==> sierra: inputs <==
// bridge_top
module bridge_top(hclk,hresetn,hwrite,haddr,hwdata,hreadyin,htrans,prdata,pwrite,penable,psel,paddr,pwdata,hrdata,hr_readyout,hresp);
input hclk,hresetn,hwrite,hreadyin;
input [1:0]htrans;
input [31:0]haddr,hwdata,prdata;
output pwrite,penable,hr_readyout;
output [1:0]hresp;
output [2:0]psel;
output [31:0]paddr,pwdata,hrdata;
wire [31:0] hwdata1,hwdata2,hwdata3,hwdata4,haddr1,haddr2,haddr3,haddr4,prdata;
wire [2:0]tempselx;
wire valid,hwritereg,hwritereg1;
ahb_slave ahb_sl(hclk,hresetn,hwrite,hreadyin,htrans,haddr,hwdata,valid,haddr1,haddr2,haddr3,haddr4,hwdata1,hwdata2,hwdata3,hwdata4,hwritereg,hwritereg1,tempselx);
apb_controller apb_c(hclk,hresetn,hwrite,hwritereg,hwritereg1,haddr1,haddr2,haddr3,haddr4,haddr,hwdata,hwdata1,hwdata2,hwdata3,hwdata4,tempselx,valid,prdata,pwrite,penable,psel,paddr,pwdata,hr_readyout,hresp,hrdata);
endmodule
Settings: LEC_CHECK=0, ABC_AREA=1, CAP_MARGIN=20, CORE_MARGIN=2, CORE_UTILIZATION=64, CTS_CLUSTER_SIZE=100, SLEW_MARGIN=20; clock period 3.03 ns.
run.sh (not shown) runs the stock make flow with config.mk's settings and CLKGATE_MAP_FILE=.
==> violet (differences from sierra) <==
- ABC_AREA: 1 -> not set
- CAP_MARGIN: 20 -> 15
- CORE_UTILIZATION: 64 -> 72
- CTS_CLUSTER_SIZE: 100 -> not set
==> flow/constraint.sdc (replaced) <==
create_clock -name core_clock -period 2.36 [get_ports {hclk}]
set_input_delay 0.4720 -clock core_clock [delete_from_list [all_inputs] [get_ports {hclk}]]
set_output_delay 0.4720 -clock core_clock [all_outputs]
set_load 0.01 [all_outputs]
==> comparison <==
Between sierra and violet, the lower worst hold slack is in violet (gap 0.11 ns).
Between violet and sierra, the lower sequential power is in sierra (gap about 30%, measured against sierra).
In sierra the clock power is smaller than in violet, by about 16%.
Via count: sierra is larger than violet (about 17%).
Against sierra, the synthesized area of violet is smaller by about 6%.
Between violet and sierra, the lower cell area is in violet (gap about 5%, measured against sierra).
Of violet and sierra, sierra has the higher die size (gap about 16%, measured against sierra).
==> figures <==
Number of signal-net buffers in the layout: sierra 182; violet 219
Count of warning messages emitted by the tools: sierra 31; violet 33
Status: sierra no timing/DRC/antenna violations; violet no timing/DRC/antenna violations
Source-to-sink clock delay at the later pin of the worst-skew pair: sierra 0.53 ns; violet 0.51 ns
Critical path's largest stage delay: sierra 0.46 ns; violet 0.45 ns
Fill cell count: sierra 1977; violet 1114
Tightest Pin Transition: sierra 0.937 ns; violet 0.920 ns
Post-DP Area: sierra 17500 µm²; violet 16600 µm²
Post-synthesis chip area from yosys: sierra 16100 µm²; violet 15100 µm²
Cell count listed in synth_stat.txt: sierra 2491; violet 1634
Metal2 WL: sierra 20000 µm; violet 20100 µm
Crit Path Max Fanout: sierra 40; violet 20
Sequential cell fraction of total power: sierra 47.6%; violet 49.4%
Switching Fraction: sierra 22.7%; violet 22.9%


==> 07-01: inputs <==
==> flow/design.v <==
module ahb_slave(hclk,hresetn,hwrite,hreadyin,htrans,haddr,hwdata,valid,haddr1,haddr2,haddr3,haddr4,hwdata1,hwdata2,hwdata3,hwdata4,hwritereg,hwritereg1,tempselx);
input hclk,hresetn,hwrite,hreadyin;
input [1:0]htrans;
input [31:0]haddr,hwdata; 
output reg valid,hwritereg,hwritereg1;
output reg [2:0]tempselx;
output reg [31:0] haddr1,haddr2,haddr3,haddr4,hwdata1,hwdata2,hwdata3,hwdata4;
always @(posedge hclk)
  begin
    if(!hresetn)
      begin
        haddr1<=0;
        haddr2<=0;
	haddr3<=0;
        haddr4<=0;
      end
    else
      begin
        haddr1<=haddr;
        haddr2<=haddr1;
	haddr3<=haddr2;
	 haddr4<=haddr3;
      end
  end
always @(posedge hclk)
  begin
    if(!hresetn)
      begin
        hwdata1<=0;
        hwdata2<=0;
	hwdata3<=0;
        hwdata4<=0;
      end
    else
      begin
        hwdata1<=hwdata;
        hwdata2<=hwdata1;
	hwdata3<=hwdata2;
        hwdata4<=hwdata3;
      end
  end
always @(posedge hclk)
  begin
    if(!hresetn)
      begin
        hwritereg<=0;
        hwritereg1<=0; 
      end
    else
      begin
        hwritereg<=hwrite;
        hwritereg1<=hwritereg;
      end
  end
always @(*)
  begin
    valid=1'b0;
    if(hreadyin==1 && haddr>=32'h8000_0000 && haddr<32'h8c00_0000 && (htrans==2'b10 || htrans==2'b11))
      valid=1;
    else
      valid=0;
  end
always @(*)
  begin
    tempselx=3'b000;
    if(haddr>=32'h8000_0000 && haddr<32'h8400_0000)
      tempselx=3'b001; 
    else if(haddr>=32'h8400_0000 && haddr<32'h8800_0000)
      tempselx=3'b010; 
    else if(haddr>=32'h8800_0000 && haddr<32'h8c00_0000)
      tempselx=3'b100; 
  end 
endmodule
module apb_controller(hclk,hresetn,hwrite,hwritereg,hwritereg1,haddr1,haddr2,haddr3,haddr4,haddr,hwdata,hwdata1,hwdata2,hwdata3,hwdata4,tempselx,valid,prdata,pwrite,penable,psel,paddr,pwdata,hr_readyout,hresp,hrdata);
input hclk,hresetn,hwrite,hwritereg,hwritereg1,valid;
input[31:0]haddr1,haddr2,haddr3,haddr4,haddr,hwdata1,hwdata2,hwdata3,hwdata4,hwdata,prdata;
input [2:0]tempselx;
output reg hr_readyout,pwrite,penable;
output [1:0]hresp;
output reg [2:0]psel;
output reg [31:0]paddr,pwdata;
output [31:0]hrdata;
reg penable_temp,pwrite_temp,hr_readyout_temp;
reg [2:0]psel_temp;
reg [31:0]paddr_temp,pwdata_temp;
reg [2:0]present,next;
parameter ST_IDLE=3'b000,
          ST_READ=3'b001,
          ST_RENABLE=3'b010,
          ST_WENABLE=3'b011,
          ST_WRITE=3'b100,
          ST_WWAIT=3'b101,
          ST_WRITEP=3'b110,
          ST_WENABLEP=3'b111;
always@(posedge hclk)
  begin
    if(!hresetn)
      present<=ST_IDLE;
    else
      present<=next;
  end
always@ (*)
  begin
    next=ST_IDLE;
    case(present)
      ST_IDLE:
       begin
        if(valid==1 && hwrite==1)
          next=ST_WWAIT;
        else if(valid==1 && hwrite==0)
          next=ST_READ;
        else 
          next=ST_IDLE;
       end
      ST_WWAIT:
       begin
        if(valid)
          next=ST_WRITEP;
        else
          next=ST_WRITE;
       end
      ST_WRITE:
       begin
        if(valid)
          next=ST_WENABLEP;
        else
          next=ST_WENABLE;
       end
      ST_WENABLE:
       begin
        if(valid==1 && hwrite==0)
          next=ST_READ;
        else if(valid==1 && hwrite==1)
          next=ST_WWAIT;
        else if(valid==0)
          next=ST_IDLE;
       end
      ST_READ:next= ST_RENABLE;
      ST_RENABLE:
       begin
        if(valid==1 && hwrite==0)
          next=ST_READ;
        else if(valid==1 && hwrite==1)
          next=ST_WWAIT;
        else if(valid==0)
          next=ST_IDLE;
       end
      ST_WENABLEP:
       begin
        if(hwritereg1==0)
          next=ST_READ;
        else if(valid==1 && hwritereg==1)
          next=ST_WRITEP;
        else if(valid==0 && hwritereg1==1)
          next=ST_WRITE;
       end
      ST_WRITEP: next=ST_WENABLEP;
      default: next=ST_IDLE;
    endcase  
  end
always@(*)
  begin
    case(present)
      ST_IDLE:
       begin
        if(valid==1 && hwrite==0)
         begin
           paddr_temp=haddr;
	   pwdata_temp=hwdata; 
           pwrite_temp=hwrite; 
           psel_temp=tempselx;
           penable_temp=0;
           hr_readyout_temp=0;
         end
        else if(valid==1 && hwrite==1)
         begin
	   paddr_temp=haddr1;
	   pwrite_temp=hwritereg;
	   pwdata_temp=hwdata;
           psel_temp=0;
           penable_temp=0;
           hr_readyout_temp=1;
         end
        else
         begin
	   paddr_temp=haddr1; 
	   pwrite_temp=hwritereg; 
	   pwdata_temp=hwdata1; 
           psel_temp=0;
           penable_temp=0;
           hr_readyout_temp=1'b1;
         end
       end
      ST_READ:
       begin
        if(!hwritereg) 
	  begin
	    paddr_temp=haddr1;
	    pwdata_temp=hwdata; 
	    pwrite_temp=0;
   	    psel_temp=tempselx;
            penable_temp=1;
            hr_readyout_temp = 1'b1;
	   end
	 else 
	   begin
	     paddr_temp=haddr3;
	     pwdata_temp=hwdata3;
	     pwrite_temp=0;
   	     psel_temp=tempselx;
             penable_temp=1;
             hr_readyout_temp = 1'b1;
	   end
       end
      ST_RENABLE:
       begin
        if(valid==1 && hwrite==0)
         begin
           paddr_temp=haddr;
	   pwdata_temp=hwdata; 
           pwrite_temp=hwrite;
           psel_temp=tempselx;
           penable_temp=0;
           hr_readyout_temp=0;
         end
        else if(valid==1 && hwrite==1)
         begin
	   paddr_temp=haddr4;
   	   pwdata_temp=hwdata4;
	   pwrite_temp=0;
           psel_temp=0;
           penable_temp=0;
           hr_readyout_temp=1;
         end
        else
         begin
	   paddr_temp=haddr2;
	   pwdata_temp=hwdata;
	   pwrite_temp=1'b0;
           psel_temp=0;
           penable_temp=0;
           hr_readyout_temp=1; 
         end     
       end 
      ST_WWAIT:
       begin
         if(valid)
	   begin
	     paddr_temp=haddr1;
             pwdata_temp=hwdata;
             pwrite_temp=hwritereg; 
             psel_temp=tempselx;
             penable_temp=0;
             hr_readyout_temp=0; 
	   end
	  else
	    begin
	      paddr_temp=haddr1;
              pwdata_temp=hwdata;
              pwrite_temp=hwritereg; 
              psel_temp=tempselx;
              penable_temp=0;
              hr_readyout_temp=1; 
	    end
       end
      ST_WRITE:
       begin
         if(hwritereg1) 
	   begin
	     paddr_temp=haddr2; 
	     pwdata_temp=hwdata1;
	     psel_temp=tempselx;
	     pwrite_temp=1;
             penable_temp=1;
             hr_readyout_temp=1; 
	   end
	 else 
	   begin
	     paddr_temp=haddr3; 
	     pwdata_temp=hwdata1;
	     psel_temp=tempselx;
	     pwrite_temp=1;
             penable_temp=1;
             hr_readyout_temp=1; 
	   end
       end
      ST_WENABLE: 
       begin
        if(valid==1 && hwrite==0) 
         begin
	   paddr_temp=haddr; 
           pwdata_temp=hwdata; 
	   pwrite_temp=hwritereg;
           psel_temp=0;
           penable_temp=0;
           hr_readyout_temp=1'b0; 
         end
        else if(valid==1 && hwrite==1) 
         begin 
           paddr_temp=haddr1;
	   pwdata_temp=hwdata; 
           pwrite_temp=hwritereg;
           psel_temp=tempselx;
           penable_temp=0;
           hr_readyout_temp=0;
         end
        else
         begin
	   paddr_temp=haddr3;
	   pwdata_temp=hwdata2;
	   pwrite_temp=1;
           psel_temp=0;
           penable_temp=0;
           hr_readyout_temp=1; 
         end 
       end
      ST_WRITEP:
       begin
	 if(hwritereg==0) 
           begin
	     paddr_temp=haddr2; 
	     pwdata_temp=hwdata1;
	     pwrite_temp=1;
	     psel_temp=tempselx;
             penable_temp=1;
             hr_readyout_temp=0;		  
           end
         else if(hwdata2[31:8]!=24'd0) 
           begin
	     paddr_temp=haddr3; 
	     pwdata_temp=hwdata1;
	     pwrite_temp=1;
	     psel_temp=tempselx;
             penable_temp=1;
             hr_readyout_temp=1;           
           end 
      else 
       begin
         paddr_temp=haddr2;
	 pwdata_temp=hwdata1;
	 pwrite_temp=1;
	 psel_temp=tempselx;
         penable_temp=1;
         hr_readyout_temp=1; 
       end
      end
      ST_WENABLEP:
       begin
         if(valid==0 && hwritereg1==1)
	   begin
	     paddr_temp=haddr2;
             pwdata_temp=hwdata;
             pwrite_temp=hwritereg1; 
             psel_temp=tempselx;
             penable_temp=0;
             hr_readyout_temp=1'b1; 
	   end
	  else if(valid==1 && hwritereg==1)
	    begin
              paddr_temp=haddr2;
              pwdata_temp=hwdata;
              pwrite_temp=hwritereg1; 
              psel_temp=tempselx;
              penable_temp=0;
              hr_readyout_temp=0; 
	    end
	   else  
	     begin
               paddr_temp=haddr2;
               pwdata_temp=hwdata2;
               pwrite_temp=hwritereg1; 
               psel_temp=tempselx;
               penable_temp=0;
               hr_readyout_temp=0;			
	     end 
       end
    endcase
  end
always @(posedge hclk)
  begin
    if(!hresetn)
      begin
        paddr<=0;
        pwdata<=0;
        pwrite<=0;
        psel<=0;
        penable<=0;
        hr_readyout<=1;
      end
    else
      begin
        paddr<=paddr_temp;
        pwdata<=pwdata_temp;
        pwrite<=pwrite_temp;
        psel<=psel_temp;
        penable<=penable_temp;
        hr_readyout<=hr_readyout_temp;
      end
  end
  assign hrdata=prdata; 
  assign hresp=0; 
endmodule
module bridge_top(hclk,hresetn,hwrite,haddr,hwdata,hreadyin,htrans,prdata,pwrite,penable,psel,paddr,pwdata,hrdata,hr_readyout,hresp);
input hclk,hresetn,hwrite,hreadyin;
input [1:0]htrans;
input [31:0]haddr,hwdata,prdata;
output pwrite,penable,hr_readyout;
output [1:0]hresp;
output [2:0]psel;
output [31:0]paddr,pwdata,hrdata;
wire [31:0] hwdata1,hwdata2,hwdata3,hwdata4,haddr1,haddr2,haddr3,haddr4,prdata;
wire [2:0]tempselx;
wire valid,hwritereg,hwritereg1;
ahb_slave ahb_sl(hclk,hresetn,hwrite,hreadyin,htrans,haddr,hwdata,valid,haddr1,haddr2,haddr3,haddr4,hwdata1,hwdata2,hwdata3,hwdata4,hwritereg,hwritereg1,tempselx);
apb_controller apb_c(hclk,hresetn,hwrite,hwritereg,hwritereg1,haddr1,haddr2,haddr3,haddr4,haddr,hwdata,hwdata1,hwdata2,hwdata3,hwdata4,tempselx,valid,prdata,pwrite,penable,psel,paddr,pwdata,hr_readyout,hresp,hrdata);
endmodule
==> flow/run.sh <==
#!/bin/bash
# the make line also repeats each setting of config.mk as NAME=value (left out here)
make -C /OpenROAD-flow-scripts/flow DESIGN_CONFIG=/design/flow/config.mk WORK_HOME=/design/flow/orfs CLKGATE_MAP_FILE= finish
==> flow/config.mk <==
export PLATFORM = sky130hd
export DESIGN_NAME = bridge_top
export DESIGN_NICKNAME = bridge_top
export VERILOG_FILES = /design/flow/design.v
export SDC_FILE = /design/flow/constraint.sdc
export NUM_CORES = 4
export LEC_CHECK = 0
export CAP_MARGIN = 20
export CORE_MARGIN = 2
export CORE_UTILIZATION = 72
export CTS_CLUSTER_DIAMETER = 105
export SLEW_MARGIN = 20
==> flow/constraint.sdc <==
create_clock -name core_clock -period 1.98 [get_ports {hclk}]
set_input_delay 0.3960 -clock core_clock [delete_from_list [all_inputs] [get_ports {hclk}]]
set_output_delay 0.3960 -clock core_clock [all_outputs]
set_load 0.01 [all_outputs]
==> 01-24 (differences from 07-01) <==
- ABC_AREA: unset -> 1
- CTS_CLUSTER_DIAMETER: 105 -> unset
- PLACE_DENSITY: unset -> 0.38
- TNS_END_PERCENT: unset -> 10
==> flow/constraint.sdc (replaced) <==
create_clock -name core_clock -period 3.6 [get_ports {hclk}]
set_input_delay 0.7200 -clock core_clock [delete_from_list [all_inputs] [get_ports {hclk}]]
set_output_delay 0.7200 -clock core_clock [all_outputs]
set_load 0.01 [all_outputs]
==> 12-05 (differences from 07-01) <==
- CORE_UTILIZATION: 72 -> 64
- CTS_CLUSTER_DIAMETER: 105 -> unset
==> flow/constraint.sdc (replaced) <==
create_clock -name core_clock -period 4.74 [get_ports {hclk}]
set_input_delay 0.9480 -clock core_clock [delete_from_list [all_inputs] [get_ports {hclk}]]
set_output_delay 0.9480 -clock core_clock [all_outputs]
set_load 0.01 [all_outputs]
==> 02-27 (differences from 07-01) <==
- CORE_UTILIZATION: 72 -> 15
- CTS_CLUSTER_DIAMETER: 105 -> unset
==> flow/constraint.sdc (replaced) <==
create_clock -name core_clock -period 6.13 [get_ports {hclk}]
set_input_delay 1.2260 -clock core_clock [delete_from_list [all_inputs] [get_ports {hclk}]]
set_output_delay 1.2260 -clock core_clock [all_outputs]
set_load 0.01 [all_outputs]
==> qor summary <==
metric	02-27	07-01	12-05	01-24
Logic depth of the worst path, buffers included	7	9	5	11
Mux cell area share after synthesis	8.34%	8.34%	8.34%	0%
Actual slew at the worst max-slew pin	1.11 ns	-	1.02 ns	1.10 ns
Fin area	18,600 sq um	18,800 sq um	17,400 sq um	18,400 sq um
Compound-Gate Fraction of Synth Area	19.4%	19.4%	19.4%	13.2%
First element of the critical path	haddr[26]	ahb_sl.hwritereg	ahb_sl.hwdata2[17]	haddr[30]
Number of standard cells reported by yosys	1,634	1,634	1,634	2,491
Fin util	18.6%	92.4%	74.7%	84.2%
Result of the run	no timing/DRC/antenna violations	complete, but fails checks	no timing/DRC/antenna violations	no timing/DRC/antenna violations
Layout check failures	-	setup timing	-	-
Number of clock-tree buffers in the layout	58	48	52	52
Slack of the critical path	2.62 ns	-0.0966 ns	1.45 ns	0.938 ns
Number of global-route vias before repair	11,700	14,000	12,100	15,300
Startpoint of the lowest-slack hold path	ahb_sl.hwdata3[14]	hresetn	ahb_sl.hwdata3[10]	ahb_sl.hwdata1[1]
Initial DRC count	1,136	2,504	1,418	1,567
Seq power	2320 uW	7210 uW	3000 uW	3940 uW
Number of distinct standard cells referenced by the synthesized netlist	60	60	60	34
Met3 Resource Use GR	2.83%	8.01%	5.78%	7.57%
Fraction of the cycle the final worst path needs	57.2%	105%	69.3%	73.9%
Latency at later pin	0.58 ns	0.52 ns	0.52 ns	0.53 ns
Area of placed instances	17,400 sq um	17,200 sq um	16,100 sq um	17,300 sq um
Fraction of standard cell area in multi-input logic	39.8%	40.5%	42.6%	36.3%
LEAKAGE	0.00637 uW	0.00721 uW	0.00639 uW	0.00967 uW
Critical Path Source Type	input pin	flip-flop	flip-flop	input pin
Routed metal-1 wirelength	21,900 microns	17,400 microns	16,200 microns	17,300 microns
Fill cell instance count of the final layout	11,100	751	1,765	1,465
Area of the chip	103,000 sq um	22,100 sq um	24,800 sq um	23,500 sq um
Std-Cell Core Area	99,900 sq um	20,400 sq um	23,300 sq um	21,900 sq um
Power and IR drop assume default switching activity.
